zinc:
// serial
module serial
    (  
      input  clk  
    , input  reset  
    , input  enable  
    , input  can_send
    , input [7:0] data_in
    , input  in_stb
    , output wire [7:0] data_out
    , output wire  out_stb
    );
Size in the first run: about 3600 cells after synthesis, about 22 I/O pins.
clock: 4.57 ns
lec_check: 0
abc_area: 1
cap_margin: 40
cell_pad_in_sites_detail_placement: 1
cell_pad_in_sites_global_placement: 3
core_aspect_ratio: 0.71
core_margin: 2
core_utilization: 40
cts_cluster_diameter: 62
gpl_routability_driven: 0
hold_slack_margin: 0.29
max_routing_layer: met5
place_density_lb_addon: 0.02
setup_slack_margin: 0.13
slew_margin: 20
tns_end_percent: 35
run.sh (not shown) runs the stock make flow with config.mk's settings and CLKGATE_MAP_FILE=.
Complete run, failing final checks: zinc, reason negative setup slack.
Relative to zinc, the following input files were edited for indigo:
Settings: CORE_UTILIZATION now 65, was 40; CELL_PAD_IN_SITES_DETAIL_PLACEMENT no longer set, was 1; MAX_ROUTING_LAYER no longer set, was met5; CORE_ASPECT_RATIO no longer set, was 0.71; TNS_END_PERCENT now 10, was 35; CTS_CLUSTER_DIAMETER no longer set, was 62; SETUP_SLACK_MARGIN no longer set, was 0.13; HOLD_SLACK_MARGIN no longer set, was 0.29; ABC_AREA no longer set, was 1; CAP_MARGIN now 15, was 40; CELL_PAD_IN_SITES_GLOBAL_PLACEMENT no longer set, was 3; GPL_ROUTABILITY_DRIVEN no longer set, was 0; PLACE_DENSITY_LB_ADDON no longer set, was 0.02; the clock period (ns, I/O delays scaled along) now 6.52, was 4.57.
### Flow results
- Every stage of the flow completed for indigo, and the final layout passed the timing, DRC and antenna checks.
- When indigo is measured against zinc, its wire length on met2 turns out about 13% lower.
- Summary: maximum VDD drop, indigo better than zinc
- Side by side, summed area of non-filler cells in the final layout turned out lower in indigo than in zinc.
- Higher largest net degree at the start of global routing goes to indigo over zinc.
- Going from zinc to indigo, insertion delay at the late pin of the worst-skew pair shrinks by 0.02 ns.
- Routed wire length: indigo better than zinc
- Of indigo and zinc, zinc shows the higher layout-stage area growth over the synthesis result, with indigo below it.
- indigo — total design power 37% lower, zinc as reference
- indigo: final cell count about 32% below zinc
### indigo -> harbor
Settings: TNS_END_PERCENT removed (was 10); CORE_UTILIZATION changed from 65 to 66; CAP_MARGIN changed from 15 to 20; the clock period (ns, I/O delays scaled along) changed from 6.52 to 5.56.
harbor finished all stages; layout check result: FAIL, due to negative setup slack. indigo went all the way through the flow, and no timing, DRC or antenna check failed. Die area on harbor is ahead of indigo. Routed wire in harbor totals more than in indigo. harbor reports a higher combinational power share than indigo does. For clock group share of total power, harbor and indigo come out practically identical. The minimum period implied by the final worst setup slack in harbor was lower than what indigo gave. The multi-input logic cell count was comparable across harbor and indigo. A dominant power group of combinational logic is what harbor shows, while sequential cells belongs to indigo. For the clock latency of the later-clocked register in the worst-skew pair, harbor came in 0.03 ns lower than indigo did. harbor against indigo; post-route cell area is up by a few percent.
Edits applied to the flow inputs when going from harbor to garnet:
Settings: putting CTS_CLUSTER_DIAMETER at 27 where nothing was set; putting PLACE_DENSITY_LB_ADDON at 0.0 where nothing was set; putting SETUP_SLACK_MARGIN at 1.04 where nothing was set; swapping 66 for 72 in CORE_UTILIZATION; putting CTS_CLUSTER_SIZE at 50 where nothing was set; swapping 5.56 for 6.11 in the clock period (ns, I/O delays scaled along).
==> comparison <==
- garnet: PASS, flow complete, no timing, DRC or antenna violations
- The longest individual stage delay on the worst path in garnet sits 0.02 ns below the value recorded for harbor.
- Clock latency at the later pin of the worst-skew pair delta for garnet relative to harbor: 0.08 ns higher
- As far as total nets after synthesis goes, garnet and harbor are indistinguishable; the numbers are identical.
- Looking only at number of buffers inserted during clock tree synthesis, and setting everything else aside, the higher value of garnet and harbor goes to garnet.
- Compared with harbor, garnet has extra setup slack.
- From harbor to garnet the numbers moved as follows: worst path arrival time higher, final total power higher.
- Compared with harbor, garnet shows clock network power higher by about 70%.
- In garnet, the share of the final layout cell area in multi-input gates came out 1.6 points below the value in harbor.
- Compared with harbor, garnet shows a higher number of antenna cells inserted.

========
run 1:
serial again, from the RTL that the note above started with.
Settings: LEC_CHECK=0, ABC_AREA=1, CAP_MARGIN=0, CELL_PAD_IN_SITES_DETAIL_PLACEMENT=1, CELL_PAD_IN_SITES_GLOBAL_PLACEMENT=3, CORE_ASPECT_RATIO=0.71, CORE_MARGIN=2, CORE_UTILIZATION=40, CTS_CLUSTER_DIAMETER=62, GPL_ROUTABILITY_DRIVEN=0, HOLD_SLACK_MARGIN=0.29, MAX_ROUTING_LAYER=met5, PLACE_DENSITY_LB_ADDON=0.02, SLEW_MARGIN=20, TNS_END_PERCENT=35; clock period 4.93 ns.
Although run 1 finished all stages, its layout failed final checks on negative setup slack.
[inputs] run 2 vs run 1
==> flow/config.mk <==
export PLATFORM = sky130hd
export DESIGN_NAME = serial
export DESIGN_NICKNAME = serial
export VERILOG_FILES = /design/flow/design.v
export SDC_FILE = /design/flow/constraint.sdc
export NUM_CORES = 4
export LEC_CHECK = 0
export CAP_MARGIN = 20
export CORE_MARGIN = 2
export CORE_UTILIZATION = 57
export SLEW_MARGIN = 20
==> flow/constraint.sdc <==
create_clock -name core_clock -period 6.8 [get_ports {clk}]
set_input_delay 1.3600 -clock core_clock [delete_from_list [all_inputs] [get_ports {clk}]]
set_output_delay 1.3600 -clock core_clock [all_outputs]
set_load 0.01 [all_outputs]
Notes after the runs:
Run 2 went all the way through synthesis, placement and routing and the layout is clean on timing, DRC and antenna.
Row die size: run 2 lower / run 1 higher
Going from run 1 to run 2, number of vias in the routed layout has decreased; core utilization moved up; final hold violation count closely matched the old numbers; number of search-and-repair iterations in the first detailed-routing pass went up.
There was hardly any difference in hold slack between run 1 and run 2.
#### Input delta (run 3 over run 2)
-- flow/config.mk --
<<< run 2, line 10
export CORE_UTILIZATION = 57
>>> run 3, line 10
export CORE_UTILIZATION = 35
==> flow/constraint.sdc <==
create_clock -name core_clock -period 12.2 [get_ports {clk}]
set_input_delay 2.4400 -clock core_clock [delete_from_list [all_inputs] [get_ports {clk}]]
set_output_delay 2.4400 -clock core_clock [all_outputs]
set_load 0.01 [all_outputs]
Findings:
Between run 2 and run 3, relative area change from synthesis to final layout is lower for run 2, run 3 comes in above that.
Path type of the worst setup path = reg -> out: run 3; path type of the worst setup path = reg -> reg: run 2
Run 3 does better than run 2 on internal portion of total power.
On hold slack, run 2 and run 3 are neck and neck.
Run 3 has final-layout fill cell count above what run 2 had.
Run 3: total power 45% below run 2
Of the two candidates, run 2 has the worse final wirelength and run 3 the better one.
Run 3 ends up with lower combinational share of power than run 2 does.
The inputs of run 4 differ from those of run 3 as listed below.
-- flow/config.mk --
<<< run 3, line 10
export CORE_UTILIZATION = 35
>>> run 4, line 10
export CORE_UTILIZATION = 65
==> flow/constraint.sdc <==
create_clock -name core_clock -period 5.56 [get_ports {clk}]
set_input_delay 1.1120 -clock core_clock [delete_from_list [all_inputs] [get_ports {clk}]]
set_output_delay 1.1120 -clock core_clock [all_outputs]
set_load 0.01 [all_outputs]
### Flow results
Per the final summary, run 3 finished and its layout is clean on timing, DRC and antenna.
The flow for run 4 finished, though final verification flagged negative setup slack.
In the flow results for run 3 and run 4, the met3 demand-to-capacity share in global routing is larger on run 4.
Run 4 consumes more power than run 3 does.
Path length in cells of the critical path: run 3 and run 4 compared, lower one is run 3
Note that the switching power summed over all nets recorded for run 3 amounts to 0.45 times the value seen in run 4.
The final reports for run 4 and run 3 show post-route cell area higher in the former.
Total via count after detailed routing deteriorates in run 4 relative to run 3.
Compared with run 3, run 4 shows a power share of the combinational group that is 6.0 points higher.
Vertical die size was lower in run 4 than in run 3.

========
serial again, from the RTL that the note above started with.
==> flow/config.mk <==
export PLATFORM = sky130hd
export DESIGN_NAME = serial
export DESIGN_NICKNAME = serial
export VERILOG_FILES = /design/flow/design.v
export SDC_FILE = /design/flow/constraint.sdc
export NUM_CORES = 4
export LEC_CHECK = 0
export CAP_MARGIN = 20
export CORE_MARGIN = 2
export CORE_UTILIZATION = 40
export CTS_CLUSTER_SIZE = 62
export GPL_ROUTABILITY_DRIVEN = 0
export MAX_ROUTING_LAYER = met4
export SETUP_SLACK_MARGIN = 2.19
export SLEW_MARGIN = 20
export TNS_END_PERCENT = 40
==> flow/constraint.sdc <==
create_clock -name core_clock -period 10.0 [get_ports {clk}]
set_input_delay 2.0000 -clock core_clock [delete_from_list [all_inputs] [get_ports {clk}]]
set_output_delay 2.0000 -clock core_clock [all_outputs]
set_load 0.01 [all_outputs]
The first run completed without violations.
Change:
--- a/flow/config.mk
+++ b/flow/config.mk
@@ -8 +8,4 @@
-export CAP_MARGIN = 20
+export ABC_AREA = 1
+export CAP_MARGIN = 0
+export CELL_PAD_IN_SITES_GLOBAL_PLACEMENT = 3
+export CORE_ASPECT_RATIO = 1.08
@@ -11,2 +13,0 @@
-export CTS_CLUSTER_SIZE = 62
-export GPL_ROUTABILITY_DRIVEN = 0
@@ -14 +14,0 @@
-export SETUP_SLACK_MARGIN = 2.19
@@ -16 +15,0 @@
-export TNS_END_PERCENT = 40
Total power went up by a few percent.
Via count increases by about a fifth.
Routed wire length is higher by a quarter to a third.
Change:
--- a/flow/config.mk
+++ b/flow/config.mk
@@ -8,4 +8 @@
-export ABC_AREA = 1
-export CAP_MARGIN = 0
-export CELL_PAD_IN_SITES_GLOBAL_PLACEMENT = 3
-export CORE_ASPECT_RATIO = 1.08
+export CAP_MARGIN = 20
@@ -13,2 +10 @@
-export CORE_UTILIZATION = 40
-export MAX_ROUTING_LAYER = met4
+export CORE_UTILIZATION = 65
==> flow/constraint.sdc (replaced) <==
create_clock -name core_clock -period 7.85 [get_ports {clk}]
set_input_delay 1.5700 -clock core_clock [delete_from_list [all_inputs] [get_ports {clk}]]
set_output_delay 1.5700 -clock core_clock [all_outputs]
set_load 0.01 [all_outputs]
=> Die size came out lower by 42%. Power grows by 16%. Worst setup slack degrades by 2.6 ns. First-iteration DRC count rose by 35%. Synthesized cell count drops by 24%. Worst hold slack hardly moves. Design area is lower by 8.9%. Via count falls by 13%. Count of clock-buffer cells in the layout shrinks by 12. Sequential power went up by about 8%.
Change:
--- a/flow/config.mk
+++ b/flow/config.mk
@@ -10 +10,3 @@
-export CORE_UTILIZATION = 65
+export CORE_UTILIZATION = 72
+export CTS_CLUSTER_SIZE = 50
+export PLACE_DENSITY_LB_ADDON = 0.0
==> flow/constraint.sdc (replaced) <==
create_clock -name core_clock -period 5.56 [get_ports {clk}]
set_input_delay 1.1120 -clock core_clock [delete_from_list [all_inputs] [get_ports {clk}]]
set_output_delay 1.1120 -clock core_clock [all_outputs]
set_load 0.01 [all_outputs]
=> This time the run completed, yet does not pass: setup timing. Synthesized cell count stays the same. Setup slack gets worse by 1.5 ns. Die area falls by roughly a tenth. Register-to-register slack loses 1.5 ns. Via count climbs by roughly a tenth. Non-clock buffer count grows by 189.

========
Starting RTL as in the previous note.
Design serial, start of the top module:
module serial
    (  
      input  clk  
    , input  reset  
    , input  enable  
    , input  can_send
    , input [7:0] data_in
    , input  in_stb
    , output wire [7:0] data_out
    , output wire  out_stb
    );
clock: 11.2 ns
lec_check: 0
cap_margin: 20
cell_pad_in_sites_global_placement: 1
core_aspect_ratio: 1.41
core_margin: 2
core_utilization: 63
gpl_routability_driven: 1
gpl_timing_driven: 1
max_routing_layer: met4
setup_slack_margin: -0.85
slew_margin: 20
tns_end_percent: 85
The starting point produced a clean layout.
==> next run, changes <==
==> flow/config.mk (replaced) <==
export PLATFORM = sky130hd
export DESIGN_NAME = serial
export DESIGN_NICKNAME = serial
export VERILOG_FILES = /design/flow/design.v
export SDC_FILE = /design/flow/constraint.sdc
export NUM_CORES = 4
export LEC_CHECK = 0
export CAP_MARGIN = 20
export CORE_MARGIN = 2
export CORE_UTILIZATION = 40
export SLEW_MARGIN = 20
==> flow/constraint.sdc (replaced) <==
create_clock -name core_clock -period 10.0 [get_ports {clk}]
set_input_delay 2.0000 -clock core_clock [delete_from_list [all_inputs] [get_ports {clk}]]
set_output_delay 2.0000 -clock core_clock [all_outputs]
set_load 0.01 [all_outputs]
=> Total power goes up by 18%. Wire length is about the same. First-iteration DRC count goes up by 11%. Clock power goes up by 30%. Flip-flop count does not change. Design area goes up by 2.2%. Sequential power goes up by about 10%. Die size goes up by 56%. Clock-buffer cell count goes up by 14.
==> next run, changes <==
--- a/flow/config.mk
+++ b/flow/config.mk
@@ -9,3 +9,6 @@
 export CORE_MARGIN = 2
-export CORE_UTILIZATION = 40
+export CORE_UTILIZATION = 72
+export CTS_CLUSTER_SIZE = 50
+export HOLD_SLACK_MARGIN = -0.1
+export PLACE_DENSITY = 0.35
 export SLEW_MARGIN = 20
==> flow/constraint.sdc (replaced) <==
create_clock -name core_clock -period 5.02 [get_ports {clk}]
set_input_delay 1.0040 -clock core_clock [delete_from_list [all_inputs] [get_ports {clk}]]
set_output_delay 1.0040 -clock core_clock [all_outputs]
set_load 0.01 [all_outputs]
After rerunning: Now the flow finished with setup timing left. Worst setup slack is worse by 4.2 ns. Synthesized area stays the same. Core utilization is higher by 42 points. Register-to-register slack is worse by 4.2 ns.

========
Starting RTL as in the previous note.
==> flow/config.mk <==
export PLATFORM = sky130hd
export DESIGN_NAME = serial
export DESIGN_NICKNAME = serial
export VERILOG_FILES = /design/flow/design.v
export SDC_FILE = /design/flow/constraint.sdc
export NUM_CORES = 4
export LEC_CHECK = 0
export CAP_MARGIN = 20
export CORE_MARGIN = 2
export CORE_UTILIZATION = 40
export CTS_CLUSTER_SIZE = 62
export GPL_ROUTABILITY_DRIVEN = 1
export MAX_ROUTING_LAYER = met4
export MIN_ROUTING_LAYER = met2
export PLACE_DENSITY = 0.76
export SETUP_SLACK_MARGIN = 2.19
export SLEW_MARGIN = 20
export TNS_END_PERCENT = 40
==> flow/constraint.sdc <==
create_clock -name core_clock -period 10.0 [get_ports {clk}]
set_input_delay 2.0000 -clock core_clock [delete_from_list [all_inputs] [get_ports {clk}]]
set_output_delay 2.0000 -clock core_clock [all_outputs]
set_load 0.01 [all_outputs]
Edit:
- CAP_MARGIN: 20 -> 15
- CORE_UTILIZATION: 40 -> 65
- CTS_CLUSTER_SIZE: 62 -> not set
- GPL_ROUTABILITY_DRIVEN: 1 -> not set
- MIN_ROUTING_LAYER: met2 -> not set
- PLACE_DENSITY: 0.76 -> not set
- SETUP_SLACK_MARGIN: 2.19 -> not set
- TNS_END_PERCENT: 40 -> not set
- clock period: 10.0 -> 6.48 ns (I/O delays scaled with it)
What happened: The new run passed the timing, DRC and antenna checks; total power came out higher by 61%; synthesized area does not change; core utilization came out higher by 28 points; worst hold slack degrades by 0.0033 ns; design area came out higher by 0.67%; flip-flop count does not change; wire length came out lower by about 1.1%; first-iteration DRC count came out lower by about 75%; register-to-register slack degrades by 2.9 ns; worst setup slack degrades by 2.6 ns.
Edit:
- ABC_AREA: not set -> 1
- CAP_MARGIN: 15 -> 20
- CORE_UTILIZATION: 65 -> 72
- MAX_ROUTING_LAYER: met4 -> not set
- clock period: 6.48 -> 7.03 ns (I/O delays scaled with it)
After rerunning: The new run went through all stages and came out clean; cell area rose by 5.8%; worst setup slack gains 0.67 ns; power shrinks by 2.1%; hold slack stays flat; wire length rises by 14%.
Edit:
- ABC_AREA: 1 -> not set
- CORE_UTILIZATION: 72 -> 40
- clock period: 7.03 -> 6.8 ns (I/O delays scaled with it)
Sequential power decreases by 16%.
Area after synthesis drops by 6.8%.
Worst hold slack degrades by 0.0040 ns.
Worst setup slack got worse by 0.59 ns.
Power is estimated from default activity; no workload was simulated.
